==> flow/design.v <==
module alu (
    input  [18:0] a,
    input  [18:0] b,
    input  [4:0]  opcode,
    output reg [37:0] outau
);
always @(*) begin
    case (opcode)
        5'b00000: outau = {19'b0, a + b};         
        5'b00001: outau = {19'b0, a - b};         
        5'b00010: outau = a * b;                  
        5'b00011: outau = (b != 0) ? {19'b0, a / b} : 38'b0;  
        5'b00100: outau = {19'b0, a + 19'd1};     
        5'b00101: outau = {19'b0, a - 19'd1};     
        5'b00110: outau = {19'b0, a & b};         
        5'b00111: outau = {19'b0, a | b};         
        5'b01000: outau = {19'b0, a ^ b};         
        5'b01001: outau = {19'b0, ~a};            
        default : outau = 38'b0;                  
    endcase
end
endmodule
module program_counter (
    input clk,
    input rst,
    input pc_enable,
    input [1:0] pc_sel,            
    input [18:0] target_addr,      
    output reg [18:0] pc
);
always @(posedge clk or posedge rst) begin
    if (rst) begin
        pc <= 19'd0;
    end 
    else if (pc_enable) begin
        case (pc_sel)
            2'b00: pc <= pc + 1;         
            2'b01: pc <= target_addr;        
            2'b10: pc <= target_addr;        
            2'b11: pc <= target_addr;        
        endcase
    end
end
endmodule
module inst_reg (
    input clk,
    input load_IR,
    input [18:0] ins,               
    output reg [4:0] opcode,        
    output reg [3:0] rs1, rs2, rd,  
    output reg [13:0] addr_imm,     
    output reg [5:0] branch_offset  
);
    localparam OPC_ADD   = 5'd0,
               OPC_SUB   = 5'd1,
               OPC_MUL   = 5'd2,
               OPC_DIV   = 5'd3,
               OPC_INC   = 5'd4,
               OPC_DEC   = 5'd5,
               OPC_AND   = 5'd6,
               OPC_OR    = 5'd7,
               OPC_XOR   = 5'd8,
               OPC_NOT   = 5'd9,
               OPC_LD    = 5'd10,
               OPC_ST    = 5'd11,
               OPC_BEQ   = 5'd12,
               OPC_BNE   = 5'd13,
               OPC_JMP   = 5'd14,
               OPC_CALL  = 5'd15;
    always @(posedge clk) begin
        if (load_IR) begin
            opcode <= ins[18:14];
            rs1 <= 4'd0;
            rs2 <= 4'd0;
            rd <= 4'd0;
            addr_imm <= 14'd0;
            branch_offset <= 6'd0;
            case (ins[18:14])
                OPC_ADD, OPC_SUB, OPC_MUL, OPC_DIV,
                OPC_INC, OPC_DEC, OPC_AND, OPC_OR,
                OPC_XOR, OPC_NOT: begin
                    rs1 <= ins[13:10];
                    rs2 <= ins[9:6];
                    rd  <= ins[5:2];
                end
                OPC_LD, OPC_ST: begin
                    rs1 <= ins[13:10];             
                    rs2 <= ins[9:6];               
                    addr_imm <= {8'd0, ins[5:0]};  
                end
                OPC_BEQ, OPC_BNE: begin
                    rs1 <= ins[13:10];            
                    rs2 <= ins[9:6];              
                    branch_offset <= ins[5:0];    
                end
                OPC_JMP, OPC_CALL: begin
                    addr_imm <= ins[13:0];        
                end
                default: begin
                end
            endcase
        end
    end
endmodule
module reg_file (
    input clk,
    input rst,
    input reg_write,                  
    input [4:0] read_reg1,            
    input [4:0] read_reg2,            
    input [4:0] write_reg,            
    input [18:0] write_data,          
    output [18:0] read_data1,         
    output [18:0] read_data2          
);
    reg [18:0] registers [0:31];
    assign read_data1 = registers[read_reg1];
    assign read_data2 = registers[read_reg2];
    integer i;
    always @(posedge clk or posedge rst) begin
        if (rst) begin
            for (i = 0; i < 32; i = i + 1)
                registers[i] <= 19'd0;
        end else if (reg_write) begin
                        registers[write_reg] <= write_data;
        end
    end
endmodule
module control_unit (
    input clk, rst,
    input [4:0] opcode,                     	 
    input regs_equal,				 
    output reg mem_read,			 
    output reg mem_write,			 
    output reg reg_write,			 
    output reg load_IR,				 
    output reg pc_enable,			 
    output reg [4:0] ALU_op,			 
    output reg [1:0] pc_sel,			 
    output halted				 
);
    parameter FETCH = 3'b000, EXECUTE = 3'b001, MEMORY = 3'b010,
              WRITBK = 3'b011, CONTROL = 3'b100, HALT = 3'b101;
    reg [2:0] state, next_state;
    assign halted = (state == HALT);
    always @(posedge clk or posedge rst) begin
        if (rst)
            state <= FETCH;
        else
            state <= next_state;
    end
    always @(*) begin
        case (state)
            FETCH: next_state = EXECUTE;
            EXECUTE: begin
                case (opcode)
                    5'b01010, 5'b01011: next_state = MEMORY;   				 
                    5'b01100, 5'b01101, 5'b01110, 5'b01111: next_state = CONTROL;	 
                    5'b00000, 5'b00001, 5'b00010, 5'b00011, 5'b00100,
                    5'b00101, 5'b00110, 5'b00111, 5'b01000, 5'b01001: next_state = WRITBK;  
                    5'b11111: next_state = HALT;					 
                    default: next_state = FETCH;					 
                endcase
            end
            MEMORY: begin
                if (opcode == 5'b01010)
                    next_state = WRITBK;	  
                else
                    next_state = FETCH;  	 
            end
            WRITBK: next_state = FETCH;
            CONTROL: next_state = FETCH;
            HALT: next_state = HALT;
            default: next_state = FETCH;
        endcase
    end
    always @(*) begin
        mem_read = 0;
        mem_write = 0;
        reg_write = 0;
        load_IR = 0;
        pc_enable = 0;
        ALU_op = 5'b00000;
        pc_sel = 2'b00;
        case (state)
            FETCH: begin
                mem_read = 1;
                load_IR = 1;
                pc_enable = 1;
                pc_sel = 2'b00;
            end
            EXECUTE: begin
                ALU_op = opcode;
            end
            MEMORY: begin
                if (opcode == 5'b01010)
                    mem_read = 1;        
                else
                    mem_write = 1;       
            end
            WRITBK: begin
                ALU_op = opcode;
                if (opcode != 5'b01011)  
                    reg_write = 1;
            end
            CONTROL: begin
                case (opcode)
                    5'b01100: begin pc_enable = regs_equal;  pc_sel = 2'b01; end  
                    5'b01101: begin pc_enable = !regs_equal; pc_sel = 2'b01; end  
                    5'b01110, 5'b01111: begin pc_enable = 1; pc_sel = 2'b10; end  
                    default: ;
                endcase
            end
            default: ;
        endcase
    end
endmodule
module top_module (
    input clk,
    input rst,
    output [18:0] imem_addr,               
    input  [18:0] imem_rdata,              
    output [8:0]  dmem_addr,               
    input  [18:0] dmem_rdata,              
    output [18:0] dmem_wdata,              
    output        dmem_we,                 
    output        halt                     
);
    wire [4:0] opcode;
    wire [3:0] rs1, rs2, rd;
    wire [13:0] addr_imm;
    wire [5:0] branch_offset;
    wire [4:0] alu_opcode;
    wire [1:0] pc_sel;
    wire [18:0] reg_data1, reg_data2;
    wire [37:0] alu_result;
    wire mem_read, mem_write, reg_write, load_IR, pc_enable;
    wire [18:0] pc_value;
    wire [18:0] target_addr;
    reg [18:0] mem_read_data;
    always @(posedge clk) begin
        if (mem_read)
            mem_read_data <= dmem_rdata;
    end
    wire is_load = (opcode == 5'b01010);
    wire [3:0]  wb_reg  = is_load ? rs2 : rd;
    wire [18:0] wb_data = is_load ? mem_read_data : alu_result[18:0];
    wire [18:0] ea      = reg_data1 + {5'd0, addr_imm};
    assign imem_addr  = pc_value;
    assign dmem_addr  = ea[8:0];
    assign dmem_wdata = reg_data2;
    assign dmem_we    = mem_write;
    assign target_addr = (pc_sel == 2'b01) ? (pc_value + {{13{branch_offset[5]}}, branch_offset}) : {5'd0, addr_imm};
    program_counter PC (
        .clk(clk),
        .rst(rst),
        .pc_enable(pc_enable),
        .pc_sel(pc_sel),
        .target_addr(target_addr),
        .pc(pc_value)
    );
    inst_reg IR (
        .clk(clk),
        .load_IR(load_IR),
        .ins(imem_rdata),
        .opcode(opcode),
        .rs1(rs1),
        .rs2(rs2),
        .rd(rd),
        .addr_imm(addr_imm),
        .branch_offset(branch_offset)
    );
    control_unit CU (
        .clk(clk),
        .rst(rst),
        .opcode(opcode),
        .regs_equal(reg_data1 == reg_data2),
        .mem_read(mem_read),
        .mem_write(mem_write),
        .reg_write(reg_write),
        .load_IR(load_IR),
        .pc_enable(pc_enable),
        .ALU_op(alu_opcode),
        .pc_sel(pc_sel),
        .halted(halt)
    );
    reg_file RF (
        .clk(clk),
        .rst(rst),
        .reg_write(reg_write),
        .read_reg1({1'b0, rs1}),
        .read_reg2({1'b0, rs2}),
        .write_reg({1'b0, wb_reg}),
        .write_data(wb_data),
        .read_data1(reg_data1),
        .read_data2(reg_data2)
    );
    alu ALU (
        .a(reg_data1),
        .b(reg_data2),
        .opcode(alu_opcode),
        .outau(alu_result)
    );
endmodule
==> flow/run.sh <==
#!/bin/bash
# the make line also repeats each setting of config.mk as NAME=value (left out here)
make -C /OpenROAD-flow-scripts/flow DESIGN_CONFIG=/design/flow/config.mk WORK_HOME=/design/flow/orfs CLKGATE_MAP_FILE= finish
==> flow/config.mk <==
export PLATFORM = sky130hd
export DESIGN_NAME = top_module
export DESIGN_NICKNAME = top_module
export VERILOG_FILES = /design/flow/design.v
export SDC_FILE = /design/flow/constraint.sdc
export NUM_CORES = 4
export LEC_CHECK = 0
export ABC_AREA = 0
export CAP_MARGIN = 20
export CORE_ASPECT_RATIO = 0.5
export CORE_MARGIN = 2
export CORE_UTILIZATION = 25
export GPL_ROUTABILITY_DRIVEN = 1
export MAX_ROUTING_LAYER = met5
export PLACE_DENSITY = 0.81
export SETUP_SLACK_MARGIN = -0.77
export SLEW_MARGIN = 10
==> flow/constraint.sdc <==
create_clock -name core_clock -period 60.5 [get_ports {clk}]
set_input_delay 12.1000 -clock core_clock [delete_from_list [all_inputs] [get_ports {clk}]]
set_output_delay 12.1000 -clock core_clock [all_outputs]
set_load 0.01 [all_outputs]
==> results of run 1 <==
stage by stage:
| step | area, µm² | cells | utilization |
|---|---|---|---|
| 6_report | 44700 | 6934 | 0.284 |
| 5_1_grt | 44700 | 6931 | 0.284 |
| 4_1_cts | 44700 | 6927 | 0.283 |
| 3_5_place_dp | 43200 | 6847 | 0.274 |
| 3_3_place_gp | 43200 | 6845 | 0.274 |
| 2_1_floorplan | 39700 | 4796 | - |
layer usage:
layer	up-vias	routed length, µm	global-route usage
met2	3145	64000	0.280
met1	18900	57600	0.229
met3	985	23800	0.0696
li1	17300	-	-
met4	4	15000	0.141
met5	-	65	0.00258
final cells by class:
cell class / count / area (µm²)
repair buffers: 228 / 1940
inverters: 308 / 1160
fillers: 16500 / 113000
well taps: 2100 / 2630
diodes: 3 / 7.51
flip-flops and latches: 385 / 9900
multi-input cells: 3830 / 27600
clock inverters: 24 / 273
clock buffers: 56 / 1250
==> reports/qor.log, run 1 <==
INFO  floorplan      die.size.y=286µm
INFO  synth          async_reset_ff_frac=0.847
INFO  final_timing   max_freq=0.0201GHz
INFO  detailed_routing avgViaCountPerCell=5.83
INFO  cts            cts_num_sinks=385
INFO  flow_run       cap_viol_max_count=0
INFO  detailed_routing first_iter_violations=5978
INFO  final_timing   fraction_of_the_cycle_the_final_worst_path_needs=0.821
INFO  critical_path  worst_r2r_startpoint=IR.rs2[1]
INFO  final_timing   setup_viol=0
INFO  final_timing   finalWorstSetupSlack=10.86ns
INFO  critical_path  cp_num_cells=192
INFO  floorplan      core_region_area=158000µm²
INFO  global_routing grt.total_usage=0.191
INFO  critical_path  critical_path_required=60.91ns
INFO  final_layout   fin_nets=5321
INFO  cts            clock_root_buffer_master=clkbuf_16
INFO  final_timing   totalNegativeSetupSlack=0ns
INFO  detailed_routing drtPass1Iterations=14
INFO  detailed_routing vias=40400
INFO  global_routing initial_antenna_violation_count=4
INFO  critical_path  critPathTopFamily=AND-OR/OR-AND gates
INFO  final_timing   maxSlewHeadroom=0.136
INFO  detailed_routing postRouteAntennaNets=0
INFO  critical_path  critPathMaxFanout=65
INFO  placement      number_of_buffer_cells_added_on_primary_ports=88
INFO  synth          yosys-stat-cells=4796
INFO  synth          number_of_enable_flip_flop_cells=56
INFO  final_layout   area_delta_synth_final=12.7%
INFO  synth          mux_share=0.0498
INFO  global_routing grt_first_pass_wirelength=240mm
INFO  min_path       whs_endpoint=CU.state[2]
INFO  critical_path  worstSetupPathType=register to register
INFO  critical_path  setup.worst_path.end_class=register
INFO  final_timing   timing.final.crit_period=49.64ns
INFO  synth          top_cells_by_count=462 x nand2_1, 445 x nor2_1, 383 x a21oi_1
INFO  detailed_routing drc=0
INFO  detailed_routing wirelength=160mm
INFO  global_routing grt_max_degree=128
INFO  cts            post_cts_buffers=0
INFO  final_timing   fin_hold_ws=0.441ns
INFO  critical_path  timing.critical_path.to=RF.registers[8][0]
INFO  synth          yosys_register_bits=385
INFO  critical_path  worst_path_most_repeated_cell=o21a_1
INFO  final_timing   report.final.slew_viol_count=0
INFO  final_timing   tightestPinTransition=1.30ns
INFO  synth          ys_sh_aoi=0.243
INFO  floorplan      fp_util=0.252
INFO  flow_run       log.warning_count=71
INFO  placement      detailedPlacementHpwl=114mm
INFO  min_path       hold-path-cell-count=1
INFO  cts            cts-buffers-inserted=43
INFO  placement      gp_congestion=1.07
INFO  synth          top_area_frac=0.206
INFO  critical_path  path_buffers=11
INFO  synth          synth.yosys.warnings=7
INFO  placement      pre_cts_ws=11.89ns
INFO  floorplan      floorplan.rows=103
INFO  min_path       min-delay-path-class=register to register
INFO  synth          post-synth-top-area-cell=dfrtp_1
INFO  synth          ys_top_cells_by_area=dfrtp_1 21%, ha_1 11%, fa_1 6.4%
INFO  critical_path  crit_path_max_cell_delay=1.01ns
INFO  synth          syn_nets=5321
INFO  synth          netlist-cell-type-count=111
INFO  critical_path  crit_start=IR.rs2[1]
INFO  critical_path  cp_data_arrival_time=50.06ns
INFO  critical_path  ff2ff_setup_slack=10.86ns
INFO  synth          syn_area_per_cell=8.27µm²
INFO  run_status     outcome=no timing/DRC/antenna violations
INFO  synth          dominantRegCellSynth=dfrtp_1
INFO  final_timing   setup_repair_after_global_routing_missed_its_margin=no
INFO  cts            tritoncts=done
INFO  synth          syn-instance-count=4796
INFO  synth          yosys.area_share.adder=0.177
INFO  synth          simple_gate_area_frac=0.179
INFO  synth          synth-xor-area-share=0.0422
INFO  floorplan      die_area=162000µm²
INFO  cts            cts_max_path_buffers=3
INFO  global_routing globalRoute.totalOverflow=0
INFO  cts            holdBufCountCts=0
INFO  cts            clock_insertion_delay_worst_skew=0.61ns
INFO  cts            clk_pin_slew=0.07ns
INFO  synth          synthMostInstantiatedCell=nand2_1
INFO  final_timing   hold_violations=0
INFO  final_timing   post_route_clock_skew=0.0553ns
INFO  cts            htree_levels=2
INFO  cts            post_cts.resized_instances=0
INFO  detailed_routing avgRoutedWirePerCell=23.1µm
INFO  synth          synth_area=39700µm²
INFO  critical_path  r2r.worst_path.cells=192
INFO  global_routing grt_pass1_vias=38600
INFO  critical_path  r2r-end=RF.registers[8][0]
INFO  synth          ys_area=39700µm²
INFO  floorplan      boundaryPins=89
INFO  synth          netlist_logic_family_top=AND-OR/OR-AND gates
INFO  floorplan      die_width=567µm
INFO  synth          postSynthSeqShare=0.249
INFO  critical_path  timing.critical_path.from_type=register
INFO  critical_path  worst_path_max_delay_cell=o311ai_0
==> run 2: changes to the inputs <==
- ABC_AREA: 0 -> 1
- CORE_ASPECT_RATIO: 0.5 -> default
- CORE_UTILIZATION: 25 -> 72
- CTS_CLUSTER_DIAMETER: default -> 233
- GPL_ROUTABILITY_DRIVEN: 1 -> default
- HOLD_SLACK_MARGIN: default -> -0.08
- MAX_ROUTING_LAYER: met5 -> met4
- PLACE_DENSITY: 0.81 -> default
- PLACE_DENSITY_LB_ADDON: default -> 0.01
- SETUP_SLACK_MARGIN: -0.77 -> 3.8
- SLEW_MARGIN: 10 -> 20
- TNS_END_PERCENT: default -> 5
- clock period: 60.5 -> 39.5 ns (I/O delays scaled with it)
==> run 2 against run 1 <==
- the run now fails in 5_1_grt
- synthesized cell count grew 19%
- die size shrank 65%
- area after synthesis shrank 0.53%
==> reports/qor.log, run 2 <==
INFO  run_status     outcome=did not finish
INFO  run_status     last-stage-reached=5_1_grt
INFO  run_status     run.stop_error=[ERROR GRT-0232] Routing congestion too high. Check the congestion heatmap in the GUI.
INFO  cts            cts_max_path_buffers=3 [unchanged]
INFO  synth          number_of_enable_flip_flop_cells=56 [unchanged]
INFO  synth          ys_area=39500µm² [-0.53%]
INFO  synth          netlist_logic_family_top=simple AND/OR/NAND/NOR gates
INFO  placement      detailedPlacementHpwl=112mm [-1.5%]
INFO  cts            cts-buffers-inserted=42 [-2.3%]
INFO  synth          simple_gate_area_frac=0.296 [+0.117]
INFO  floorplan      boundaryPins=89 [unchanged]
INFO  synth          yosys-stat-cells=5724 [+19%]
INFO  synth          synth.yosys.warnings=7 [unchanged]
INFO  synth          syn_nets=6249 [+17%]
INFO  synth          synthMostInstantiatedCell=nand2_1
INFO  synth          ys_top_cells_by_area=dfrtp_1 21%, nand2_1 16%, ha_1 11%
INFO  placement      dpl.cell_count=6548 [-4.4%]
INFO  synth          yosys_register_bits=385 [unchanged]
INFO  synth          mux_share=0 [-0.0498]
INFO  synth          top_area_frac=0.207 [+0.00109]
INFO  floorplan      core_region_area=54000µm² [-66%]
INFO  synth          ys_sh_aoi=0.147 [-0.0954]
INFO  floorplan      die_width=238µm [-58%]
INFO  synth          async_reset_ff_frac=0.847 [unchanged]
INFO  synth          post-synth-top-area-cell=dfrtp_1
INFO  placement      gp_congestion=1.14 [+6.1%]
INFO  floorplan      fp_util=0.731 [+0.479]
INFO  cts            htree_levels=2 [unchanged]
INFO  synth          synth_area=39500µm² [-0.53%]
INFO  floorplan      floorplan.rows=85 [-17%]
INFO  global_routing grt.total_usage=0.850
INFO  cts            cts_num_sinks=385 [unchanged]
INFO  floorplan      die_area=56700µm² [-65%]
INFO  placement      pre_cts_ws=-1.33ns [-13.22 ns]
INFO  synth          netlist-cell-type-count=71 [-36%]
INFO  global_routing globalRoute.totalOverflow=797
INFO  synth          top_cells_by_count=1680 x nand2_1, 721 x nor2_1, 673 x inv_1
INFO  placement      number_of_buffer_cells_added_on_primary_ports=88 [unchanged]
INFO  floorplan      die.size.y=238µm [-17%]
INFO  cts            clock_root_buffer_master=clkbuf_16
INFO  synth          postSynthSeqShare=0.251 [+0.00132]
INFO  synth          syn_area_per_cell=6.90µm² [-17%]
INFO  synth          dominantRegCellSynth=dfrtp_1
INFO  synth          yosys.area_share.adder=0.178 [+0.000937]
INFO  synth          synth-xor-area-share=0.0399 [-0.00231]
INFO  synth          syn-instance-count=5724 [+19%]
-- run 2: layer usage --
| metal | global-route usage | overflow |
|---|---|---|
| met5 | - | - |
| met4 | 0.788 | 201 |
| met1 | 0.859 | 63 |
| met2 | 0.976 | 458 |
| met3 | 0.708 | 75 |
-- run 2: timing repair --
| action | 4_1_cts |
|---|---|
| pin swaps | 84 |
| gates resized | 142 |
| setup buffers | 135 |
| setup endpoints to repair | 48 |
| hold buffers | 0 |
| cloned | 3 |
-- run 2: through the flow --
step,instance area (µm²)
CTS,45500
floorplan,39700
global placement,42300
detailed placement,42400
==> run 3: changes to the inputs <==
- CORE_UTILIZATION: 72 -> 58
- CTS_CLUSTER_DIAMETER: 233 -> 345
- HOLD_SLACK_MARGIN: -0.08 -> -0.06
- MAX_ROUTING_LAYER: met4 -> default
- PLACE_DENSITY_LB_ADDON: 0.01 -> 0.07
- SETUP_SLACK_MARGIN: 3.8 -> default
- TNS_END_PERCENT: 5 -> 80
- clock period: 39.5 -> 21.3 ns (I/O delays scaled with it)
==> run 3 against run 2 <==
- the layout now fails its checks (negative setup slack)
- area after synthesis did not move
- synthesized cell count did not move
- die size rose by 24%
==> reports/qor.log, run 3 <==
INFO  synth          simple_gate_area_frac=0.296 [unchanged]
INFO  floorplan      core_region_area=67300µm² [+25%]
INFO  synth          number_of_enable_flip_flop_cells=56 [unchanged]
INFO  detailed_routing drtPass1Iterations=9
INFO  detailed_routing highest_layer=met5
INFO  synth          top_area_frac=0.207 [unchanged]
INFO  detailed_routing postRouteAntennaNets=0
INFO  cts            cts-buffers-inserted=43 [+2.4%]
INFO  final_timing   maxSlewHeadroom=0.133
INFO  global_routing globalRoute.totalOverflow=0
INFO  critical_path  critPathTopFamily=AND-OR/OR-AND gates
INFO  critical_path  worstSetupPathType=register to register
INFO  critical_path  critical_path_required=21.75ns
INFO  final_timing   max_freq=0.0272GHz
INFO  final_timing   timing.final.crit_period=36.83ns
INFO  detailed_routing vias=47200
INFO  floorplan      fp_util=0.587 [-0.144]
INFO  cts            clk_pin_slew=0.06ns
INFO  synth          dominantRegCellSynth=dfrtp_1
INFO  synth          netlist-cell-type-count=71 [unchanged]
INFO  final_timing   fraction_of_the_cycle_the_final_worst_path_needs=1.73
INFO  final_layout   area_delta_synth_final=37.2%
INFO  floorplan      die.size.y=265µm [+11%]
INFO  synth          yosys-stat-cells=5724 [unchanged]
INFO  synth          top_cells_by_count=1680 x nand2_1, 721 x nor2_1, 673 x inv_1
INFO  detailed_routing avgViaCountPerCell=6.06
INFO  critical_path  worst_path_most_repeated_cell=nand2_2
INFO  critical_path  worst_r2r_startpoint=IR.rs1[0]
INFO  cts            clock_insertion_delay_worst_skew=0.61ns
INFO  cts            cts_max_path_buffers=3 [unchanged]
INFO  critical_path  worst_path_max_delay_cell=edfxtp_1
INFO  final_timing   tightestPinTransition=1.28ns
INFO  floorplan      boundaryPins=89 [unchanged]
INFO  critical_path  timing.critical_path.from_type=register
INFO  global_routing grt_first_pass_wirelength=260mm
INFO  global_routing grt_pass1_vias=45000
INFO  flow_run       cap_viol_max_count=0
INFO  placement      gp_congestion=1.07 [-5.7%]
INFO  critical_path  cp_num_cells=281
INFO  final_timing   fin_hold_ws=0.444ns
INFO  synth          syn_area_per_cell=6.90µm² [unchanged]
INFO  detailed_routing wirelength=181mm
INFO  critical_path  r2r.worst_path.cells=281
INFO  detailed_routing first_iter_violations=6002
INFO  critical_path  r2r-end=RF.registers[0][0]
INFO  cts            tritoncts=done
INFO  synth          async_reset_ff_frac=0.847 [unchanged]
INFO  detailed_routing met2_routed_wirelength=76.6mm
INFO  final_timing   report.final.slew_viol_count=0
INFO  flow_run       log.warning_count=71
INFO  min_path       whs_endpoint=CU.state[2]
INFO  critical_path  ff2ff_setup_slack=-15.53ns
INFO  floorplan      die_area=70200µm² [+24%]
INFO  global_routing grt_max_degree=84
INFO  detailed_routing routedLengthMet1=62.9mm
INFO  final_timing   setup_viol=112
INFO  synth          ys_area=39500µm² [unchanged]
INFO  detailed_routing detailroute.wirelength.met3=22.4mm
INFO  final_timing   finalWorstSetupSlack=-15.53ns
INFO  floorplan      die_width=265µm [+11%]
INFO  final_layout   finished_layout_cells=7800
INFO  cts            cts_num_sinks=385 [unchanged]
INFO  synth          synth.yosys.warnings=7 [unchanged]
INFO  critical_path  timing.critical_path.to=RF.registers[0][0]
INFO  synth          ys_top_cells_by_area=dfrtp_1 21%, nand2_1 16%, ha_1 11%
INFO  synth          netlist_logic_family_top=simple AND/OR/NAND/NOR gates
INFO  floorplan      floorplan.rows=95 [+12%]
INFO  synth          ys_sh_aoi=0.147 [unchanged]
INFO  critical_path  setup.worst_path.end_class=register
INFO  placement      dpl.cell_count=7496 [+14%]
INFO  synth          post-synth-top-area-cell=dfrtp_1
INFO  synth          syn_nets=6249 [unchanged]
INFO  detailed_routing avgRoutedWirePerCell=23.2µm
INFO  min_path       min-delay-path-class=register to register
INFO  critical_path  critPathMaxFanout=15
INFO  placement      number_of_buffer_cells_added_on_primary_ports=88 [unchanged]
INFO  final_layout   fin_nets=7413
INFO  critical_path  crit_start=IR.rs1[0]
INFO  detailed_routing drc=0
INFO  critical_path  crit_path_max_cell_delay=0.51ns
INFO  synth          syn-instance-count=5724 [unchanged]
INFO  synth          yosys_register_bits=385 [unchanged]
INFO  synth          synth_area=39500µm² [unchanged]
INFO  min_path       hold-path-cell-count=1
INFO  critical_path  cp_data_arrival_time=37.28ns
INFO  synth          yosys.area_share.adder=0.178 [unchanged]
INFO  synth          synthMostInstantiatedCell=nand2_1
INFO  synth          postSynthSeqShare=0.251 [unchanged]
INFO  synth          synth-xor-area-share=0.0399 [unchanged]
INFO  global_routing initial_antenna_violation_count=4
INFO  final_timing   post_route_clock_skew=0.0386ns
INFO  placement      detailedPlacementHpwl=125mm [+12%]
INFO  cts            clock_root_buffer_master=clkbuf_16
INFO  global_routing grt.total_usage=0.487
INFO  synth          mux_share=0 [unchanged]
INFO  critical_path  path_buffers=48
INFO  final_timing   setup_repair_after_global_routing_missed_its_margin=yes
INFO  cts            htree_levels=2 [unchanged]
INFO  final_timing   hold_violations=0
INFO  run_status     blocking_checks=negative setup slack
INFO  run_status     outcome=complete, but fails checks
-- run 3: layout make-up --
class                      count  area [µm²]
timing repair inverter         1        7.51
timing repair buffer        1290       10700
fill                        4708       13100
tap                          873        1090
antenna                        4        10.0
multi-input combinational   4457       28300
sequential                   385        9900
clock buffer                  61        1190
clock inverter                19         269
inverter                     710        2710
-- run 3: timing repair --
action	CTS	global route
setup buffers	140	74
setup endpoints to repair	112	117
cloned	2	3
hold buffers	0	0
gates resized	120	245
pin swaps	106	203
-- run 3: stage by stage --
| stage | TNS [ns] | util | setup slack, ns | area [µm²] |
|---|---|---|---|---|
| after global routing | -1164.12 | 0.805 | -17.44 | 54200 |
| after CTS | -741.80 | 0.778 | -12.75 | 52300 |
| after floorplan | -787.27 | - | -13.44 | 40200 |
| after detailed placement | -890.62 | 0.732 | -14.61 | 49200 |
| after global placement | -787.58 | 0.732 | -13.43 | 49200 |
| final | -990.41 | 0.805 | -15.53 | 54200 |
-- run 3: layer usage --
layer / vias to the layer above / GRT usage
li1: 20900 / -
met1: 21700 / 0.583
met2: 3388 / 0.746
met3: 1158 / 0.117
met4: 2 / 0.399
met5: - / 0
==> run 4: changes to the inputs <==
- ABC_AREA: 1 -> default
- CAP_MARGIN: 20 -> 35
- CELL_PAD_IN_SITES_GLOBAL_PLACEMENT: default -> 2
- CORE_MARGIN: 2 -> 3
- CORE_UTILIZATION: 58 -> 66
- CTS_CLUSTER_DIAMETER: 345 -> 370
- CTS_CLUSTER_SIZE: default -> 84
- GPL_TIMING_DRIVEN: default -> 0
- HOLD_SLACK_MARGIN: -0.06 -> -0.02
- MAX_ROUTING_LAYER: default -> met4
- MIN_ROUTING_LAYER: default -> met2
- PLACE_DENSITY: default -> 0.71
- PLACE_DENSITY_LB_ADDON: 0.07 -> default
- SLEW_MARGIN: 20 -> 40
- TNS_END_PERCENT: 80 -> default
- clock period: 21.3 -> 38.5 ns (I/O delays scaled with it)
==> run 4 against run 3 <==
- area after synthesis increased by 0.53%
- die size decreased by 10%
- the run now fails in 3_1_place_gp_skip_io
- synthesized cell count decreased by 16%
==> reports/qor.log, run 4 <==
INFO  synth          syn_area_per_cell=8.27µm² [+20%]
INFO  synth          netlist-cell-type-count=111 [+56%]
INFO  synth          top_cells_by_count=462 x nand2_1, 445 x nor2_1, 383 x a21oi_1
INFO  floorplan      die_width=251µm [-5.2%]
INFO  synth          async_reset_ff_frac=0.847 [unchanged]
INFO  floorplan      core_region_area=59200µm² [-12%]
INFO  synth          ys_top_cells_by_area=dfrtp_1 21%, ha_1 11%, fa_1 6.4%
INFO  synth          synth_area=39700µm² [+0.53%]
INFO  floorplan      fp_util=0.670 [+0.0831]
INFO  synth          synth.yosys.warnings=7 [unchanged]
INFO  synth          number_of_enable_flip_flop_cells=56 [unchanged]
INFO  synth          top_area_frac=0.206 [-0.00109]
INFO  synth          syn_nets=5321 [-15%]
INFO  synth          simple_gate_area_frac=0.179 [-0.117]
INFO  synth          postSynthSeqShare=0.249 [-0.00132]
INFO  synth          syn-instance-count=4796 [-16%]
INFO  floorplan      die_area=63100µm² [-10%]
INFO  synth          ys_area=39700µm² [+0.53%]
INFO  floorplan      die.size.y=251µm [-5.2%]
INFO  run_status     run.stop_error=[ERROR GPL-0301] Utilization 122.051 % exceeds 100%.
INFO  synth          dominantRegCellSynth=dfrtp_1
INFO  synth          synth-xor-area-share=0.0422 [+0.00231]
INFO  synth          yosys.area_share.adder=0.177 [-0.000937]
INFO  synth          post-synth-top-area-cell=dfrtp_1
INFO  synth          netlist_logic_family_top=AND-OR/OR-AND gates
INFO  run_status     last-stage-reached=3_1_place_gp_skip_io
INFO  run_status     outcome=did not finish
INFO  synth          ys_sh_aoi=0.243 [+0.0954]
INFO  synth          mux_share=0.0498 [+0.0498]
INFO  synth          yosys-stat-cells=4796 [-16%]
INFO  synth          yosys_register_bits=385 [unchanged]
INFO  synth          synthMostInstantiatedCell=nand2_1
INFO  floorplan      floorplan.rows=89 [-6.3%]
==> run 5: changes to the inputs <==
- CAP_MARGIN: 35 -> 20
- CELL_PAD_IN_SITES_GLOBAL_PLACEMENT: 2 -> default
- CORE_MARGIN: 3 -> 2
- CORE_UTILIZATION: 66 -> 59
- CTS_CLUSTER_DIAMETER: 370 -> default
- CTS_CLUSTER_SIZE: 84 -> default
- GPL_TIMING_DRIVEN: 0 -> default
- HOLD_SLACK_MARGIN: -0.02 -> -0.08
- MAX_ROUTING_LAYER: met4 -> default
- MIN_ROUTING_LAYER: met2 -> default
- PLACE_DENSITY: 0.71 -> default
- SETUP_SLACK_MARGIN: default -> 3.8
- SLEW_MARGIN: 40 -> 20
- TNS_END_PERCENT: default -> 5
- clock period: 38.5 -> 21.2 ns (I/O delays scaled with it)
==> run 5 against run 4 <==
- now fails the layout checks on negative setup slack
- synthesized cell count is the same
- die size grew 9.9%
- area after synthesis stayed put
==> reports/qor.log, run 5 <==
INFO  run_status     outcome=complete, but fails checks
INFO  run_status     blocking_checks=negative setup slack
INFO  synth          netlist_logic_family_top=AND-OR/OR-AND gates
INFO  critical_path  worstSetupPathType=register to register
INFO  final_timing   timing.final.crit_period=36.83ns
INFO  placement      number_of_buffer_cells_added_on_primary_ports=88
INFO  synth          netlist-cell-type-count=111 [unchanged]
INFO  final_timing   setup_viol=128
INFO  critical_path  setup.worst_path.end_class=register
INFO  synth          number_of_enable_flip_flop_cells=56 [unchanged]
INFO  final_timing   fraction_of_the_cycle_the_final_worst_path_needs=1.74
INFO  synth          syn-instance-count=4796 [unchanged]
INFO  critical_path  critPathTopFamily=AND-OR/OR-AND gates
INFO  floorplan      core_region_area=66900µm² [+13%]
INFO  min_path       min-delay-path-class=register to register
INFO  synth          yosys-stat-cells=4796 [unchanged]
INFO  synth          post-synth-top-area-cell=dfrtp_1
INFO  floorplan      fp_util=0.593 [-0.0769]
INFO  synth          syn_area_per_cell=8.27µm² [unchanged]
INFO  synth          synth.yosys.warnings=7 [unchanged]
INFO  critical_path  r2r.worst_path.cells=200
INFO  critical_path  crit_path_max_cell_delay=0.50ns
INFO  cts            cts_max_path_buffers=3
INFO  detailed_routing wirelength=183mm
INFO  synth          synthMostInstantiatedCell=nand2_1
INFO  final_timing   report.final.slew_viol_count=0
INFO  global_routing grt.total_usage=0.507
INFO  critical_path  cp_data_arrival_time=37.25ns
INFO  critical_path  path_buffers=39
INFO  flow_run       log.warning_count=76
INFO  synth          ys_top_cells_by_area=dfrtp_1 21%, ha_1 11%, fa_1 6.4%
INFO  critical_path  worst_path_max_delay_cell=or4_4
INFO  detailed_routing first_iter_violations=6891
INFO  synth          dominantRegCellSynth=dfrtp_1
INFO  cts            clock_insertion_delay_worst_skew=0.57ns
INFO  detailed_routing vias=46000
INFO  synth          ys_area=39700µm² [unchanged]
INFO  critical_path  ff2ff_setup_slack=-15.63ns
INFO  final_timing   hold_violations=0
INFO  final_layout   fin_nets=6483
INFO  critical_path  worst_r2r_startpoint=IR.rs2[2]
INFO  min_path       hold-path-cell-count=1
INFO  synth          syn_nets=5321 [unchanged]
INFO  critical_path  worst_path_most_repeated_cell=buf_4
INFO  cts            tritoncts=done
INFO  final_timing   max_freq=0.0272GHz
INFO  synth          ys_sh_aoi=0.243 [unchanged]
INFO  detailed_routing avgViaCountPerCell=6.70
INFO  detailed_routing avgRoutedWirePerCell=26.7µm
INFO  synth          async_reset_ff_frac=0.847 [unchanged]
INFO  synth          top_area_frac=0.206 [unchanged]
INFO  floorplan      die_width=263µm [+4.8%]
INFO  critical_path  cp_num_cells=200
INFO  cts            htree_levels=2
INFO  detailed_routing drtPass1Iterations=9
INFO  cts            holdBufCountCts=0
INFO  cts            cts_num_sinks=385
INFO  global_routing grt_first_pass_wirelength=267mm
INFO  detailed_routing drc=0
INFO  critical_path  critical_path_required=21.62ns
INFO  cts            cts-buffers-inserted=38
INFO  critical_path  timing.critical_path.from_type=register
INFO  floorplan      boundaryPins=89
INFO  cts            clock_root_buffer_master=clkbuf_16
INFO  final_layout   area_delta_synth_final=36.1%
INFO  synth          synth_area=39700µm² [unchanged]
INFO  synth          yosys.area_share.adder=0.177 [unchanged]
INFO  global_routing grt_max_degree=126
INFO  floorplan      die.size.y=263µm [+4.8%]
INFO  final_timing   tightestPinTransition=1.21ns
INFO  final_layout   final_core_density=0.807
INFO  global_routing grt_pass1_vias=44400
INFO  final_timing   finalWorstSetupSlack=-15.63ns
INFO  detailed_routing postRouteAntennaNets=0
INFO  critical_path  timing.critical_path.to=RF.registers[13][0]
INFO  placement      gp_congestion=1.11
INFO  global_routing initial_antenna_violation_count=10
INFO  global_routing globalRoute.totalOverflow=0
INFO  synth          mux_share=0.0498 [unchanged]
INFO  final_timing   maxSlewHeadroom=0.188
INFO  flow_run       cap_viol_max_count=0
INFO  final_timing   post_route_clock_skew=0.0263ns
INFO  final_layout   fill_cells=4524
INFO  synth          yosys_register_bits=385 [unchanged]
INFO  critical_path  crit_start=IR.rs2[2]
INFO  synth          postSynthSeqShare=0.249 [unchanged]
INFO  placement      pre_cts_ws=-15.84ns
INFO  floorplan      die_area=69400µm² [+9.9%]
INFO  critical_path  critPathMaxFanout=26
INFO  synth          synth-xor-area-share=0.0422 [unchanged]
INFO  cts            clk_pin_slew=0.07ns
INFO  placement      detailedPlacementHpwl=129mm
INFO  floorplan      floorplan.rows=95 [+6.7%]
INFO  min_path       whs_endpoint=CU.state[2]
INFO  final_timing   setup_repair_after_global_routing_missed_its_margin=yes
INFO  synth          top_cells_by_count=462 x nand2_1, 445 x nor2_1, 383 x a21oi_1
INFO  synth          simple_gate_area_frac=0.179 [unchanged]
INFO  critical_path  r2r-end=RF.registers[13][0]
[run 5: what timing repair did]
item / CTS / global route
gates resized: 144 / 141
pin swaps: 82 / 94
setup endpoints to repair: 160 / 160
cloned: 5 / 3
buffers inserted: 90 / 57
[run 5: per-layer routing]
metal | global-route usage | wire length [µm] | vias up | share of wire
li1 | - | - | 19600 | -
met1 | 0.647 | 65100 | 21600 | 0.36
met2 | 0.735 | 73700 | 3660 | 0.40
met3 | 0.181 | 29000 | 1126 | 0.16
met4 | 0.309 | 15200 | 16 | 0.083
met5 | 0.00970 | 199 | - | 0.0011
[run 5: final cells by class]
class / instances / area (µm²) / share of cell area
Inverter: 308 / 1170 / 0.0218
Clock inverter: 10 / 83.8 / 0.00155
Sequential cell: 385 / 9900 / 0.183
Timing Repair Buffer: 1395 / 11300 / 0.208
Antenna cell: 7 / 17.5 / 0.000324
Multi-Input combinational cell: 3830 / 29300 / 0.543
Tap cell: 873 / 1090 / 0.0202
Clock buffer: 60 / 1150 / 0.0212
[run 5: per-stage QoR]
stage / std cells / hold slack [ns] / TNS [ns] / instance area [µm²]
after floorplan: 4796 / 0.412 / -946.01 / 40500
after global placement: 6632 / 0.419 / -907.84 / 50100
after detailed placement: 6634 / 0.426 / -1009.77 / 50100
after CTS: 6799 / 0.440 / -855.61 / 52800
after global routing: 6862 / 0.466 / -1144.56 / 54000
final: 6868 / 0.449 / -994.71 / 54000
==> run 6: changes to the inputs <==
- ABC_AREA: default -> 1
- CORE_ASPECT_RATIO: default -> 0.81
- CORE_MARGIN: 2 -> 3
- CORE_UTILIZATION: 59 -> 70
- CTS_CLUSTER_SIZE: default -> 14
- GPL_ROUTABILITY_DRIVEN: default -> 1
- HOLD_SLACK_MARGIN: -0.08 -> default
- MAX_ROUTING_LAYER: default -> met5
- PLACE_DENSITY: default -> 0.39
- SETUP_SLACK_MARGIN: 3.8 -> 1.38
- TNS_END_PERCENT: 5 -> default
- clock period: 21.2 -> 27.8 ns (I/O delays scaled with it)
==> run 6 against run 5 <==
- the flow now stops in 5_1_grt
- synthesized cell count increased by 19%
- die size decreased by 15%
- area after synthesis decreased by 0.53%
==> reports/qor.log, run 6 <==
INFO  synth          syn-instance-count=5724 [+19%]
INFO  synth          ys_sh_aoi=0.147 [-0.0954]
INFO  floorplan      core_region_area=55200µm² [-18%]
INFO  synth          postSynthSeqShare=0.251 [+0.00132]
INFO  cts            htree_levels=2 [unchanged]
INFO  run_status     run.stop_error=[ERROR GRT-0116] Global routing finished with congestion. Check the congestion regions in the DRC Viewer.
INFO  synth          yosys.area_share.adder=0.178 [+0.000937]
INFO  synth          synth-xor-area-share=0.0399 [-0.00231]
INFO  synth          post-synth-top-area-cell=dfrtp_1
INFO  synth          ys_area=39500µm² [-0.53%]
INFO  synth          netlist-cell-type-count=71 [-36%]
INFO  synth          number_of_enable_flip_flop_cells=56 [unchanged]
INFO  floorplan      boundaryPins=89 [unchanged]
INFO  floorplan      fp_util=0.715 [+0.122]
INFO  placement      number_of_buffer_cells_added_on_primary_ports=88 [unchanged]
INFO  cts            clock_root_buffer_master=clkbuf_16
INFO  synth          ys_top_cells_by_area=dfrtp_1 21%, nand2_1 16%, ha_1 11%
INFO  synth          top_area_frac=0.207 [+0.00109]
INFO  cts            cts-buffers-inserted=35 [-7.9%]
INFO  floorplan      floorplan.rows=77 [-19%]
INFO  synth          yosys-stat-cells=5724 [+19%]
INFO  synth          synth_area=39500µm² [-0.53%]
INFO  floorplan      die.size.y=220µm [-17%]
INFO  synth          dominantRegCellSynth=dfrtp_1
INFO  synth          syn_nets=6249 [+17%]
INFO  cts            cts_max_path_buffers=3 [unchanged]
INFO  floorplan      die_width=270µm [+2.5%]
INFO  synth          synth.yosys.warnings=7 [unchanged]
INFO  global_routing globalRoute.totalOverflow=3
INFO  cts            cts_num_sinks=385 [unchanged]
INFO  synth          async_reset_ff_frac=0.847 [unchanged]
INFO  synth          netlist_logic_family_top=simple AND/OR/NAND/NOR gates
INFO  synth          syn_area_per_cell=6.90µm² [-17%]
INFO  synth          yosys_register_bits=385 [unchanged]
INFO  synth          simple_gate_area_frac=0.296 [+0.117]
INFO  synth          top_cells_by_count=1680 x nand2_1, 721 x nor2_1, 673 x inv_1
INFO  placement      gp_congestion=1.22 [+10%]
INFO  synth          mux_share=0 [-0.0498]
INFO  placement      detailedPlacementHpwl=126mm [-2.9%]
INFO  synth          synthMostInstantiatedCell=nand2_1
INFO  global_routing grt.total_usage=0.777
INFO  run_status     outcome=did not finish
INFO  floorplan      die_area=59300µm² [-15%]
INFO  run_status     last-stage-reached=5_1_grt
## run 6: timing repair
| item | 4_1_cts |
|---|---|
| cloned | 3 |
| hold buffers | 0 |
| gates resized | 86 |
| pin swaps | 94 |
| buffers inserted | 147 |
| endpoints found under the setup margin | 80 |
## run 6: through the flow
step           cells  utilization  instance area (µm²)  setup WS (ns)
2_1_floorplan   5724            -                40200          -6.94
3_3_place_gp    7335        0.881                48600          -6.38
3_5_place_dp    7337        0.882                48700          -8.98
4_1_cts         7545        0.928                51200          -7.19
## run 6: metal layers
| layer | overflow | GRT usage |
|---|---|---|
| met1 | 0 | 0.778 |
| met3 | 0 | 0.665 |
| met2 | 3 | 0.929 |
| met4 | 0 | 0.733 |
| met5 | 0 | 0.359 |
==> run 7: changes to the inputs <==
- CORE_MARGIN: 3 -> 2
- CORE_UTILIZATION: 70 -> 54
- CTS_CLUSTER_SIZE: 14 -> default
- SETUP_SLACK_MARGIN: 1.38 -> -0.77
- clock period: 27.8 -> 35.5 ns (I/O delays scaled with it)
==> run 7 against run 6 <==
- die size increased by 27%
- now fails the layout checks on negative setup slack
- synthesized cell count stayed put
- area after synthesis stayed put
==> reports/qor.log, run 7 <==
INFO  run_status     outcome=complete, but fails checks
INFO  run_status     blocking_checks=negative setup slack
INFO  synth          ys_top_cells_by_area=dfrtp_1 21%, nand2_1 16%, ha_1 11%
INFO  final_timing   timing.final.crit_period=36.30ns
INFO  synth          ys_sh_aoi=0.147 [unchanged]
INFO  synth          synth_area=39500µm² [unchanged]
INFO  floorplan      fp_util=0.544 [-0.171]
INFO  critical_path  crit_start=IR.rs1[0]
INFO  critical_path  crit_path_max_cell_delay=0.52ns
INFO  synth          simple_gate_area_frac=0.296 [unchanged]
INFO  synth          netlist_logic_family_top=simple AND/OR/NAND/NOR gates
INFO  cts            clock_root_buffer_master=clkbuf_16
INFO  synth          top_area_frac=0.207 [unchanged]
INFO  floorplan      die_width=304µm [+13%]
INFO  final_timing   max_freq=0.0275GHz
INFO  cts            tritoncts=done
INFO  cts            clk_pin_slew=0.06ns
INFO  final_timing   fraction_of_the_cycle_the_final_worst_path_needs=1.02
INFO  critical_path  timing.critical_path.to=RF.registers[8][0]
INFO  synth          number_of_enable_flip_flop_cells=56 [unchanged]
INFO  critical_path  worst_path_most_repeated_cell=nand2_2
INFO  global_routing grt_max_degree=126
INFO  critical_path  worst_path_max_delay_cell=edfxtp_1
INFO  final_layout   area_delta_synth_final=29.8%
INFO  synth          post-synth-top-area-cell=dfrtp_1
INFO  critical_path  cp_data_arrival_time=36.71ns
INFO  critical_path  cp_num_cells=288
INFO  final_timing   setup_repair_after_global_routing_missed_its_margin=yes
INFO  synth          yosys_register_bits=385 [unchanged]
INFO  critical_path  critPathMaxFanout=7
INFO  synth          netlist-cell-type-count=71 [unchanged]
INFO  critical_path  worst_r2r_startpoint=IR.rs1[0]
INFO  global_routing initial_antenna_violation_count=4
INFO  synth          top_cells_by_count=1680 x nand2_1, 721 x nor2_1, 673 x inv_1
INFO  synth          yosys-stat-cells=5724 [unchanged]
INFO  critical_path  r2r.worst_path.cells=288
INFO  critical_path  r2r-end=RF.registers[8][0]
INFO  placement      gp_congestion=1.03 [-16%]
INFO  final_timing   post_route_clock_skew=0.0133ns
INFO  min_path       min-delay-path-class=register to register
INFO  min_path       hold-path-cell-count=1
INFO  cts            holdBufCountCts=0 [unchanged]
INFO  floorplan      boundaryPins=89 [unchanged]
INFO  synth          synth-xor-area-share=0.0399 [unchanged]
INFO  critical_path  ff2ff_setup_slack=-0.80ns
INFO  synth          syn_nets=6249 [unchanged]
INFO  floorplan      die_area=75300µm² [+27%]
INFO  detailed_routing drc=0
INFO  placement      number_of_buffer_cells_added_on_primary_ports=88 [unchanged]
INFO  floorplan      core_region_area=72600µm² [+32%]
INFO  final_timing   report.final.slew_viol_count=0
INFO  final_timing   maxSlewHeadroom=0.104
INFO  detailed_routing wirelength=171mm
INFO  detailed_routing first_iter_violations=5269
INFO  critical_path  critical_path_required=35.90ns
INFO  synth          dominantRegCellSynth=dfrtp_1
INFO  synth          syn-instance-count=5724 [unchanged]
INFO  synth          yosys.area_share.adder=0.178 [unchanged]
INFO  final_timing   hold_violations=0
INFO  detailed_routing postRouteAntennaNets=0
INFO  critical_path  setup.worst_path.end_class=register
INFO  floorplan      floorplan.rows=89 [+16%]
INFO  global_routing grt_pass1_vias=40900
INFO  synth          synth.yosys.warnings=7 [unchanged]
INFO  flow_run       cap_viol_max_count=0
INFO  synth          async_reset_ff_frac=0.847 [unchanged]
INFO  synth          ys_area=39500µm² [unchanged]
INFO  cts            cts-buffers-inserted=37 [+5.7%]
INFO  final_timing   fin_hold_ws=0.442ns
INFO  detailed_routing avgRoutedWirePerCell=22.5µm
INFO  flow_run       log.warning_count=74
INFO  synth          synthMostInstantiatedCell=nand2_1
INFO  synth          mux_share=0 [unchanged]
INFO  min_path       whs_endpoint=CU.state[2]
INFO  synth          postSynthSeqShare=0.251 [unchanged]
INFO  cts            cts_max_path_buffers=3 [unchanged]
INFO  floorplan      die.size.y=247µm [+13%]
INFO  detailed_routing avgViaCountPerCell=5.82
INFO  critical_path  timing.critical_path.from_type=register
INFO  synth          syn_area_per_cell=6.90µm² [unchanged]
INFO  critical_path  path_buffers=39
INFO  global_routing grt.total_usage=0.440
INFO  global_routing grt_first_pass_wirelength=251mm
INFO  detailed_routing drtPass1Iterations=9
INFO  final_timing   setup_viol=16
INFO  detailed_routing vias=44400
INFO  cts            cts_num_sinks=385 [unchanged]
INFO  final_timing   finalWorstSetupSlack=-0.801ns
INFO  critical_path  critPathTopFamily=AND-OR/OR-AND gates
INFO  critical_path  worstSetupPathType=register to register
INFO  placement      detailedPlacementHpwl=123mm [-2.0%]
INFO  cts            clock_insertion_delay_worst_skew=0.55ns
INFO  cts            htree_levels=2 [unchanged]
INFO  final_layout   finalInstanceArea=51300µm²
INFO  placement      post_dp_cell_area=47800µm² [-1.9%]
INFO  global_routing globalRoute.totalOverflow=0
INFO  final_layout   fin_nets=7166
INFO  final_timing   tightestPinTransition=1.33ns
## run 7: metrics by stage
step	utilization	instances	worst slack [ns]	TNS [ns]
CTS	0.681	7550	-0.766	-11.98
detailed placement	0.658	7451	-2.57	-47.61
finish	0.706	7627	-0.801	-12.22
global route	0.706	7625	-2.78	-57.72
floorplan	-	5724	-0.746	-11.44
global placement	0.658	7450	-1.10	-17.19
## run 7: area by class of cell
cell class	instances	area (µm²)
antenna	2	5.00
fill	6187	21300
clock buffer	49	1030
timing repair buffer	1049	8520
timing repair inverter	1	7.51
inverter	710	2690
sequential	385	9900
multi-input combinational	4457	27800
clock inverter	19	124
tap	955	1190
## run 7: per-layer routing
metal / track usage / wire [µm] / part of all wire / up-vias
li1: - / - / - / 20400
met1: 0.606 / 68600 / 0.40 / 20600
met2: 0.631 / 68200 / 0.40 / 2762
met3: 0.149 / 25600 / 0.15 / 576
met4: 0.180 / 8770 / 0.051 / 4
met5: 0 / 30 / 0.00018 / -
## run 7: repair_timing
item	4_1_cts	5_1_grt
buffers inserted	34	78
setup endpoints to repair	16	48
cloned	1	1
resized	78	296
pin swaps	46	222
==> run 8: changes to the inputs <==
- ABC_AREA: 1 -> default
- CORE_ASPECT_RATIO: 0.81 -> default
- CORE_UTILIZATION: 54 -> 52
- CTS_CLUSTER_SIZE: default -> 96
- GPL_ROUTABILITY_DRIVEN: 1 -> default
- MAX_ROUTING_LAYER: met5 -> default
- PLACE_DENSITY: 0.39 -> default
- SETUP_SLACK_MARGIN: -0.77 -> default
- clock period: 35.5 -> 36.8 ns (I/O delays scaled with it)
==> run 8 against run 7 <==
- still fails the layout checks on negative setup slack
- synthesized cell count decreased by 16%
- register-to-register slack improved by 0.64 ns
- cell area decreased by 4.7%
- die size increased by 4.3%
- count of clock-buffer cells in the layout increased by 3
- final cell count decreased by 18%
- highest routed layer unchanged
==> reports/qor.log, run 8 <==
INFO  run_status     outcome=complete, but fails checks
INFO  run_status     blocking_checks=negative setup slack
INFO  floorplan      boundaryPins=89 [unchanged]
INFO  critical_path  crit_start=IR.rs2[1]
INFO  cts            tritoncts=done
INFO  detailed_routing first_iter_violations=5500 [+4.4%]
INFO  min_path       whs_endpoint=CU.state[2]
INFO  global_routing grt_first_pass_wirelength=256mm [+2.0%]
INFO  placement      gp_congestion=1.07 [+4.3%]
INFO  synth          netlist_logic_family_top=AND-OR/OR-AND gates
INFO  detailed_routing avgViaCountPerCell=6.66 [+14%]
INFO  detailed_routing vias=41800 [-5.9%]
INFO  critical_path  worst_r2r_startpoint=IR.rs2[1]
INFO  placement      dpl.cell_count=6064 [-19%]
INFO  floorplan      core_region_area=75700µm² [+4.3%]
INFO  floorplan      die_width=280µm [-7.9%]
INFO  synth          dominantRegCellSynth=dfrtp_1
INFO  global_routing grt_pass1_vias=39300 [-3.7%]
INFO  critical_path  cp_data_arrival_time=37.37ns [+0.66 ns]
INFO  final_layout   area_delta_synth_final=23.1%
INFO  floorplan      die_area=78500µm² [+4.3%]
INFO  placement      detailedPlacementHpwl=128mm [+3.5%]
INFO  synth          ys_sh_aoi=0.243 [+0.0954]
INFO  cts            cts_num_sinks=385 [unchanged]
INFO  synth          synth-xor-area-share=0.0422 [+0.00231]
INFO  critical_path  critPathTopFamily=AND-OR/OR-AND gates
INFO  critical_path  setup.worst_path.end_class=register
INFO  synth          syn_area_per_cell=8.27µm² [+20%]
INFO  critical_path  worst_path_max_delay_cell=or4_4
INFO  final_timing   fin_hold_ws=0.442ns [+0.0000590 ns]
INFO  synth          number_of_enable_flip_flop_cells=56 [unchanged]
INFO  flow_run       log.warning_count=72 [-2.7%]
INFO  critical_path  path_buffers=18 [-54%]
INFO  cts            clock_root_buffer_master=clkbuf_16
INFO  cts            cts-buffers-inserted=38 [+2.7%]
INFO  synth          syn-instance-count=4796 [-16%]
INFO  synth          mux_share=0.0498 [+0.0498]
INFO  final_timing   setup_repair_after_global_routing_missed_its_margin=yes
INFO  flow_run       cap_viol_max_count=0 [unchanged]
INFO  detailed_routing drc=0 [unchanged]
INFO  synth          postSynthSeqShare=0.249 [-0.00132]
INFO  synth          top_cells_by_count=462 x nand2_1, 445 x nor2_1, 383 x a21oi_1
INFO  cts            cts_max_path_buffers=3 [unchanged]
INFO  synth          simple_gate_area_frac=0.179 [-0.117]
INFO  synth          post-synth-top-area-cell=dfrtp_1
INFO  placement      number_of_buffer_cells_added_on_primary_ports=88 [unchanged]
INFO  synth          synth.yosys.warnings=7 [unchanged]
INFO  critical_path  timing.critical_path.to=RF.registers[5][0]
INFO  synth          synthMostInstantiatedCell=nand2_1
INFO  synth          ys_top_cells_by_area=dfrtp_1 21%, ha_1 11%, fa_1 6.4%
INFO  synth          yosys_register_bits=385 [unchanged]
INFO  cts            htree_levels=2 [unchanged]
INFO  final_timing   fraction_of_the_cycle_the_final_worst_path_needs=1.00 [-0.0183]
INFO  critical_path  critical_path_required=37.21ns [+1.31 ns]
INFO  floorplan      floorplan.rows=101 [+13%]
INFO  floorplan      die.size.y=280µm [+13%]
INFO  cts            clk_pin_slew=0.07ns [about the same]
INFO  synth          yosys-stat-cells=4796 [-16%]
INFO  final_timing   maxSlewHeadroom=0.260 [+0.156]
INFO  detailed_routing avgRoutedWirePerCell=28.4µm [+26%]
INFO  detailed_routing drtPass1Iterations=9 [unchanged]
INFO  final_timing   tightestPinTransition=1.11ns [-0.226 ns]
INFO  critical_path  worstSetupPathType=register to register
INFO  critical_path  r2r-end=RF.registers[5][0]
INFO  placement      pre_cts_ws=-0.671ns [+1.90 ns]
INFO  min_path       hold-path-cell-count=1 [unchanged]
INFO  final_timing   timing.final.crit_period=36.96ns [+0.657 ns]
INFO  final_timing   hold_violations=0 [unchanged]
INFO  final_layout   fin_nets=5785 [-19%]
INFO  cts            holdBufCountCts=0 [unchanged]
INFO  min_path       min-delay-path-class=register to register
INFO  critical_path  worst_path_most_repeated_cell=o21a_1
INFO  synth          synth_area=39700µm² [+0.53%]
INFO  synth          syn_nets=5321 [-15%]
INFO  global_routing globalRoute.totalOverflow=0 [unchanged]
INFO  synth          ys_area=39700µm² [+0.53%]
INFO  critical_path  ff2ff_setup_slack=-0.16ns [+0.64 ns]
INFO  detailed_routing postRouteAntennaNets=0 [unchanged]
INFO  synth          async_reset_ff_frac=0.847 [unchanged]
INFO  critical_path  r2r.worst_path.cells=197 [-32%]
INFO  final_timing   finalWorstSetupSlack=-0.158ns [+0.643 ns]
INFO  final_timing   max_freq=0.0271GHz [-1.8%]
INFO  critical_path  timing.critical_path.from_type=register
INFO  synth          top_area_frac=0.206 [-0.00109]
INFO  synth          netlist-cell-type-count=111 [+56%]
INFO  critical_path  crit_path_max_cell_delay=0.55ns [+0.03 ns]
INFO  global_routing grt.total_usage=0.437 [-0.00311]
INFO  synth          yosys.area_share.adder=0.177 [-0.000937]
INFO  global_routing grt_max_degree=135 [+7.1%]
INFO  critical_path  cp_num_cells=197 [-32%]
INFO  final_timing   setup_viol=16 [unchanged]
INFO  final_layout   finished_layout_cells=6267 [-18%]
INFO  final_timing   report.final.slew_viol_count=0 [unchanged]
INFO  final_layout   final_core_density=0.645 [-0.0606]
INFO  floorplan      fp_util=0.524 [-0.0194]
INFO  final_timing   post_route_clock_skew=0.0407ns [+0.0274 ns]
INFO  cts            clock_insertion_delay_worst_skew=0.57ns [+0.02 ns]
INFO  global_routing initial_antenna_violation_count=10 [+6]
INFO  detailed_routing wirelength=178mm [+3.7%]
INFO  critical_path  critPathMaxFanout=14 [+7]
[run 8: cell type report]
class | instances | area [µm²]
repair buffers | 696 | 5890
inverters | 308 | 1170
multi-input cells | 3831 | 29400
fillers | 6503 | 26800
flip-flops and latches | 385 | 9900
clock inverters | 15 | 200
well taps | 978 | 1220
diodes | 2 | 5.00
clock buffers | 52 | 1100
[run 8: stage by stage]
step           TNS [ns]  instance area [µm²]
6_report          -2.34                48800
2_1_floorplan         0                40500
4_1_cts               0                46600
5_1_grt          -29.94                48800
3_5_place_dp     -10.27                45000
3_3_place_gp          0                45000
[run 8: metal layers]
metal  global-route usage  routed length (µm)
met4                0.187                9560
met5                    0                  63
met3                0.122               24000
met1                0.609               71200
met2                0.630               72800
[run 8: timing repair]
item                                    in CTS  in global routing
gates resized                               28                260
cloned                                       2                  5
buffers inserted                            16                109
endpoints found under the setup margin      16                 32
pin swaps                                   22                171
==> run 9: changes to the inputs <==
- ABC_AREA: default -> 1
- CORE_ASPECT_RATIO: default -> 0.81
- CORE_MARGIN: 2 -> 3
- CORE_UTILIZATION: 52 -> 70
- CTS_CLUSTER_SIZE: 96 -> 14
- GPL_ROUTABILITY_DRIVEN: default -> 1
- MAX_ROUTING_LAYER: default -> met5
- PLACE_DENSITY: default -> 0.39
- SETUP_SLACK_MARGIN: default -> 2.07
- clock period: 36.8 -> 19.2 ns (I/O delays scaled with it)
==> run 9 against run 8 <==
- the flow now stops in 5_1_grt
- synthesized cell count grew 19%
- die size fell by 25%
- area after synthesis is 0.53% lower
==> reports/qor.log, run 9 <==
INFO  floorplan      die_width=270µm [-3.7%]
INFO  synth          post-synth-top-area-cell=dfrtp_1
INFO  synth          async_reset_ff_frac=0.847 [unchanged]
INFO  synth          syn_nets=6249 [+17%]
INFO  synth          mux_share=0 [-0.0498]
INFO  cts            clock_root_buffer_master=clkbuf_16
INFO  synth          yosys.area_share.adder=0.178 [+0.000937]
INFO  placement      post_dp_cell_area=48500µm² [+7.8%]
INFO  placement      number_of_buffer_cells_added_on_primary_ports=88 [unchanged]
INFO  placement      gp_congestion=1.20 [+12%]
INFO  global_routing grt.total_usage=0.965
INFO  floorplan      core_region_area=55200µm² [-27%]
INFO  cts            cts_num_sinks=385 [unchanged]
INFO  cts            htree_levels=2 [unchanged]
INFO  synth          top_area_frac=0.207 [+0.00109]
INFO  synth          ys_area=39500µm² [-0.53%]
INFO  cts            cts-buffers-inserted=36 [-5.3%]
INFO  floorplan      boundaryPins=89 [unchanged]
INFO  synth          syn-instance-count=5724 [+19%]
INFO  run_status     run.stop_error=[ERROR GRT-0116] Global routing finished with congestion. Check the congestion regions in the DRC Viewer.
INFO  floorplan      floorplan.rows=77 [-24%]
INFO  cts            holdBufCountCts=0 [unchanged]
INFO  synth          dominantRegCellSynth=dfrtp_1
INFO  run_status     outcome=did not finish
INFO  synth          synth-xor-area-share=0.0399 [-0.00231]
INFO  placement      pre_cts_ws=-17.64ns [-16.97 ns]
INFO  synth          synth.yosys.warnings=7 [unchanged]
INFO  global_routing globalRoute.totalOverflow=2086
INFO  run_status     last-stage-reached=5_1_grt
INFO  synth          syn_area_per_cell=6.90µm² [-17%]
INFO  synth          yosys_register_bits=385 [unchanged]
INFO  synth          postSynthSeqShare=0.251 [+0.00132]
INFO  synth          synth_area=39500µm² [-0.53%]
INFO  cts            cts_max_path_buffers=3 [unchanged]
INFO  synth          simple_gate_area_frac=0.296 [+0.117]
INFO  synth          ys_top_cells_by_area=dfrtp_1 21%, nand2_1 16%, ha_1 11%
INFO  synth          ys_sh_aoi=0.147 [-0.0954]
INFO  synth          yosys-stat-cells=5724 [+19%]
INFO  synth          netlist-cell-type-count=71 [-36%]
INFO  floorplan      die_area=59300µm² [-25%]
INFO  placement      detailedPlacementHpwl=127mm [-0.86%]
INFO  synth          synthMostInstantiatedCell=nand2_1
INFO  synth          top_cells_by_count=1680 x nand2_1, 721 x nor2_1, 673 x inv_1
INFO  floorplan      fp_util=0.715 [+0.191]
INFO  synth          netlist_logic_family_top=simple AND/OR/NAND/NOR gates
INFO  floorplan      die.size.y=220µm [-22%]
INFO  synth          number_of_enable_flip_flop_cells=56 [unchanged]
run 9: layer usage:
metal / GRT overflow / global-route usage
met5: 38 / 0.762
met2: 1109 / 1.08
met4: 543 / 1.03
met1: 227 / 0.917
met3: 169 / 0.884
run 9: per-stage QoR:
| step | instances | TNS (ns) | hold slack (ns) |
|---|---|---|---|
| after floorplan | 5724 | -1022.29 | 0.412 |
| after global placement | 7334 | -936.80 | 0.417 |
| after detailed placement | 7335 | -1231.37 | 0.437 |
| after CTS | 7701 | -1031.28 | 0.469 |
run 9: repair_timing:
| item | 4_1_cts |
|---|---|
| setup endpoints to repair | 144 |
| setup buffers | 300 |
| pin swaps | 160 |
| resized | 197 |
| gates cloned | 4 |
